## build 18
==> flow/design.v (excerpt) <==
module tt_um_control_top #(
  parameter ADDRW = 24,
  parameter OPCODEW = 2,
  parameter REQ_QDEPTH = 4,
  parameter COMP_QDEPTH = 4
  ) (
    input  wire       ena,       
    input  wire       clk,       
    input  wire       rst_n,     
    input  wire [7:0] ui_in, 
    output wire [7:0] uo_out, 
    input  wire [7:0] uio_in,     
    output wire [7:0] uio_out, 
    output wire [7:0] uio_oe      
);
Size in the first run: about 4300 cells after synthesis, about 37000 um2 of cells after synthesis.
clock: 3.26 ns
lec_check: 0
abc_area: 1
cap_margin: 20
core_margin: 2
core_utilization: 72
cts_cluster_diameter: 223
cts_cluster_size: 15
hold_slack_margin: 0.3
place_density_lb_addon: 0.04
setup_slack_margin: 0.89
slew_margin: 20
run.sh (not shown) runs the stock make flow with config.mk's settings and CLKGATE_MAP_FILE=.
Build 18 completed; timing, DRC and antenna clean
[inputs] build 59 vs build 18
Settings: SETUP_SLACK_MARGIN now 0.31, was 0.89; PLACE_DENSITY_LB_ADDON no longer set, was 0.04; CTS_CLUSTER_SIZE no longer set, was 15; HOLD_SLACK_MARGIN no longer set, was 0.3; CTS_CLUSTER_DIAMETER no longer set, was 223; the clock period (ns, I/O delays scaled along) now 3.27, was 3.26.
==> comparison <==
- Taking build 18 as the reference, in build 59 total power went up by 2.1 mW; combinational power went up by about 0.5%; final non-filler cell total went up by 55; number of buffers other than clock buffers in the final layout went down by about 0.7%.
- Re worst reg2reg path depth: build 59 and build 18 aren't equal, and the lower value belongs to build 18.
- A cell with the largest stage delay on the worst path of sky130_fd_sc_hd__nor3_1 is what build 59 shows, while sky130_fd_sc_hd__dfrtp_1 belongs to build 18.
--- input diff build 59..build 27 ---
Settings: CTS_CLUSTER_DIAMETER newly set to 225; SETUP_SLACK_MARGIN removed (was 0.31); the clock period (ns, I/O delays scaled along) changed from 3.27 to 3.31.
Results
[compare] base=build 59 new=build 27: total global routing track utilization saw little to no change; routed wire length saw little to no change; area growth from synthesis to layout saw a decrease.
diff inputs: build 27 => build 66
Settings: CTS_CLUSTER_SIZE now 10, previously not set; SETUP_SLACK_MARGIN now 0.48, previously not set.
Build 66 completed every stage of the flow, and the final layout passed the timing, design-rule and antenna checks.
Comparing routed wire length on met3 for build 66 and build 27, the bigger number came from build 66.
Layout-stage area growth over the synthesis result (build 66 over build 27): increase, 0.77 points
[build 66] post-route fraction of the period consumed by the critical path fell 8.7 points relative to build 27
Comparing build 66 and build 27, the lower clock power was measured on build 66.
Looking at combinational power share across build 66 and build 27, the one that comes out lower is build 27.
Delta (build 66 minus build 27): met2 wire length closely matched the old numbers; power increased by 1.2% relative to the old numbers; clock-buffer cell count increased by 4 relative to the old numbers; area used by multi-input combinational logic increased by 0.93% relative to the old numbers; number of iterations in the first detailed-routing pass decreased by 1 relative to the old numbers.
Looking at slew at the pin closest to its max-slew limit, build 66 sits 23 ps lower than build 27 does.
Setup changes, build 66 to build 21
Settings: removing SETUP_SLACK_MARGIN (formerly 0.48); changing CORE_UTILIZATION from 72 to 40; removing CTS_CLUSTER_SIZE (formerly 10); removing CTS_CLUSTER_DIAMETER (formerly 225); removing ABC_AREA (formerly 1); changing the clock period (ns, I/O delays scaled along) from 3.31 to 10.0.
--- outcome ---
All of build 21 and build 66 finish clean.
In the metrics for build 21 and build 66, the one carrying the higher total track usage is build 66.
Looking at amount of wire on met3 after detailed routing across build 21 and build 66, the one that comes out lower is build 21.
Sort build 21 and build 66 by global placer's final weighted congestion desc -> top: build 21
In build 21, global-route wire length before repair is lower than in build 66.
Build 21 vs build 66: average via count per standard cell down
Row area share of and-or/or-and cells after synthesis: build 21 lower / build 66 higher
Sort build 21 and build 66 by count of instantiated cells in the yosys netlist, descending, and build 66 comes first.
From build 66 to build 21 the numbers moved as follows: total power draw fell 72%, count of different cell masters after synthesis rose about 70%.
Modified inputs, build 24 compared to build 21
Settings: setting ABC_AREA to 1 for the first time; changing CAP_MARGIN from 20 to 25; setting CORE_ASPECT_RATIO to 0.64 for the first time; setting PLACE_DENSITY to 0.65 for the first time; changing CORE_MARGIN from 2 to 5.
Findings:
- Number of antenna violations at the first check in global routing for build 24 is higher than for build 21.
- Against build 21 as the reference, build 24 delivers a lower met2 usage.
- Taking build 21 as the reference, in build 24 die width shows an increase of 29%, non-filler instance count after layout grew by about 40%, power moved up, sequential share of layout area now sits lower.
- Row compound-gate portion of the synthesized area: build 24 higher / build 21 lower
- Build 21 fits on a die that is smaller than the die of build 24.
- Comparing build 21 and build 24, the higher post-detailed-placement half-perimeter wirelength is on build 24.
- [compare] base=build 21 new=build 24: final design utilization went down 0.26 points; post-synthesis mux area share went down 16 points.

---

== lane 1 ==
Starting RTL as in the previous note.
==> flow/config.mk <==
export PLATFORM = sky130hd
export DESIGN_NAME = tt_um_control_top
export DESIGN_NICKNAME = tt_um_control_top
export VERILOG_FILES = /design/flow/design.v
export SDC_FILE = /design/flow/constraint.sdc
export NUM_CORES = 4
export LEC_CHECK = 0
export ABC_AREA = 1
export CAP_MARGIN = 0
export CORE_ASPECT_RATIO = 0.9
export CORE_MARGIN = 2
export CORE_UTILIZATION = 72
export CTS_CLUSTER_SIZE = 14
export HOLD_SLACK_MARGIN = -0.1
export PLACE_DENSITY_LB_ADDON = 0.03
export SETUP_SLACK_MARGIN = 0.81
export SLEW_MARGIN = 20
==> flow/constraint.sdc <==
create_clock -name core_clock -period 3.26 [get_ports {clk}]
set_input_delay 0.6520 -clock core_clock [delete_from_list [all_inputs] [get_ports {clk}]]
set_output_delay 0.6520 -clock core_clock [all_outputs]
set_load 0.01 [all_outputs]
The flow for lane 1 finished, though final verification flagged hold timing.
#### Input delta (lane 2 over lane 1)
- SETUP_SLACK_MARGIN now 0.77, was 0.81
- CORE_ASPECT_RATIO now 0.99, was 0.9
- CTS_CLUSTER_SIZE now 15, was 14
- CTS_CLUSTER_DIAMETER now 397, previously not set
- SLEW_MARGIN now 40, was 20
- HOLD_SLACK_MARGIN now -0.09, was -0.1
==> results <==
Lane 2 went all the way through the flow, and no timing, DRC or antenna check failed.
Fraction of power consumed by sequential logic was higher in the run labelled lane 2.
Sort lane 2 and lane 1 by fraction of area in multi-input gates desc -> top: lane 2
Routed wire length delta (lane 1 -> lane 2): insignificant
Compared with lane 1, in lane 2 net switching power now smaller, global routing met2 resource utilization comparable, non-clock buffer count now larger, number of inverters outside the clock class in the layout comparable.
Lane 1 -> lane 2: number of vias per cell after detailed routing decreased slightly
NOTE die height lane 1->lane 2 increased by a few percent
In lane 2 the count of clock-buffer cells in the layout turned out 28 lower than in lane 1.
Here is what was changed in the inputs of lane 3 compared with lane 2.
- changing SETUP_SLACK_MARGIN from 0.77 to 0.84
- changing HOLD_SLACK_MARGIN from -0.09 to 0.29
| global-route usage over all layers | lane 2 vs lane 3 | ≈ equal |. Area added between synthesis and finish, lane 3 and lane 2: lower on lane 3. Summary: half-perimeter wire length of the detailed placement result, lane 3 worse than lane 2. Lower power spent charging and discharging nets was reported by lane 3, not lane 2. Cmp lane 3 and lane 2 / combinational fraction of the cell area / lower: lane 3. Of lane 3 and lane 2, the run reporting the lower achievable clock frequency was lane 3.
No activity file was given, so power comes from the tool's default toggle rates.
